==> branch raven: inputs <==
// axi_timer_counter_top
module axi_timer_counter_top #(
  parameter AXI_ADDR_BW_p = 12     
) (
  input logic  clk,
  input logic  rst_n,
  input logic [AXI_ADDR_BW_p-1:0] i_axi_awaddr,
  input logic  i_axi_awvalid,
  input logic [31:0] i_axi_wdata,
  input logic i_axi_wvalid,
  input logic i_axi_bready,
  input logic [AXI_ADDR_BW_p-1:0] i_axi_araddr,
  input logic i_axi_arvalid,
  input logic i_axi_rready,
  output logic o_axi_awready,
  output logic o_axi_wready,
  output logic [1:0] o_axi_bresp,
  output logic o_axi_bvalid,
  output logic o_axi_arready,
  output logic [31:0] o_axi_rdata,
  output logic [1:0] o_axi_rresp,
  output logic o_axi_rvalid,
  output logic o_cnt0_done,
  output logic o_cnt1_done
);
Settings: LEC_CHECK=0, CAP_MARGIN=0, CORE_MARGIN=2, CORE_UTILIZATION=72, CTS_CLUSTER_DIAMETER=296, CTS_CLUSTER_SIZE=96, PLACE_DENSITY=0.43, SETUP_SLACK_MARGIN=0.55, SLEW_MARGIN=20, TNS_END_PERCENT=5; clock period 2.32 ns.
run.sh (not shown) runs the stock make flow with config.mk's settings and CLKGATE_MAP_FILE=.
==> branch juniper (differences from branch raven) <==
==> flow/config.mk (replaced) <==
export PLATFORM = sky130hd
export DESIGN_NAME = axi_timer_counter_top
export DESIGN_NICKNAME = axi_timer_counter_top
export VERILOG_FILES = /design/flow/design.v
export SDC_FILE = /design/flow/constraint.sdc
export NUM_CORES = 4
export LEC_CHECK = 0
export CAP_MARGIN = 20
export CORE_MARGIN = 2
export CORE_UTILIZATION = 71
export CTS_CLUSTER_SIZE = 31
export PLACE_DENSITY_LB_ADDON = 0.11
export SLEW_MARGIN = 20
==> flow/constraint.sdc (replaced) <==
create_clock -name core_clock -period 2.95 [get_ports {clk}]
set_input_delay 0.5900 -clock core_clock [delete_from_list [all_inputs] [get_ports {clk}]]
set_output_delay 0.5900 -clock core_clock [all_outputs]
set_load 0.01 [all_outputs]
==> branch fjord (differences from branch raven) <==
==> flow/config.mk (replaced) <==
export PLATFORM = sky130hd
export DESIGN_NAME = axi_timer_counter_top
export DESIGN_NICKNAME = axi_timer_counter_top
export VERILOG_FILES = /design/flow/design.v
export SDC_FILE = /design/flow/constraint.sdc
export NUM_CORES = 4
export LEC_CHECK = 0
export CAP_MARGIN = 20
export CORE_MARGIN = 2
export CORE_UTILIZATION = 70
export CTS_CLUSTER_SIZE = 31
export SETUP_SLACK_MARGIN = 0.88
export SLEW_MARGIN = 20
==> flow/constraint.sdc (replaced) <==
create_clock -name core_clock -period 3.1 [get_ports {clk}]
set_input_delay 0.6200 -clock core_clock [delete_from_list [all_inputs] [get_ports {clk}]]
set_output_delay 0.6200 -clock core_clock [all_outputs]
set_load 0.01 [all_outputs]
==> impl_metrics.json <==
{
  "status": "did not finish",
  "stop_stage": "global routing (5_1_grt)",
  "error": "[ERROR GRT-0232] Routing congestion too high. Check the congestion heatmap in the GUI.",
  "dp_slack_ns": -0.713,
  "numCtsBuffers": 7,
  "busiest_layer": "met2",
  "chipArea_um2": 22500,
  "core_um2": 21000,
  "die_h_um": 150,
  "die_w_um": 150,
  "hpwl_um": 41400,
  "cts_setup_buffers": 10
}
# the run above: branch raven

==> impl_metrics.json <==
{
  "clkSlewWorstSetupHoldPaths_ns": 0.07,
  "hpwl_um": 34600,
  "dp_slack_ns": -0.233,
  "busiest_layer": "met2",
  "status": "complete, but fails checks",
  "die_h_um": 151,
  "fin_ws_ns": -0.617,
  "cp.required_ns": 3.36,
  "chipArea_um2": 22800,
  "core_um2": 21200,
  "numCtsBuffers": 31,
  "setup_violations": 54,
  "violatedChecks": "negative setup slack",
  "cts_setup_buffers": 8
}
# the run above: branch juniper

==> impl_metrics.json <==
{
  "h-tree-depth": 1,
  "place_area_um2": 17400,
  "status": "did not finish",
  "hpwl_um": 34100,
  "common_cells": "219 x nor2_1, 207 x dfxtp_1, 142 x a211oi_1",
  "stop_stage": "global routing (5_1_grt)",
  "chipArea_um2": 23200,
  "cts_setup_buffers": 67,
  "yosysUniqueCellTypes": 78,
  "numCtsBuffers": 31,
  "core_um2": 21700,
  "die_w_um": 152,
  "edf_count": 86,
  "error": "[ERROR DPL-0038] Utilization greater than 100%, impossible to legalize"
}
# the run above: branch fjord

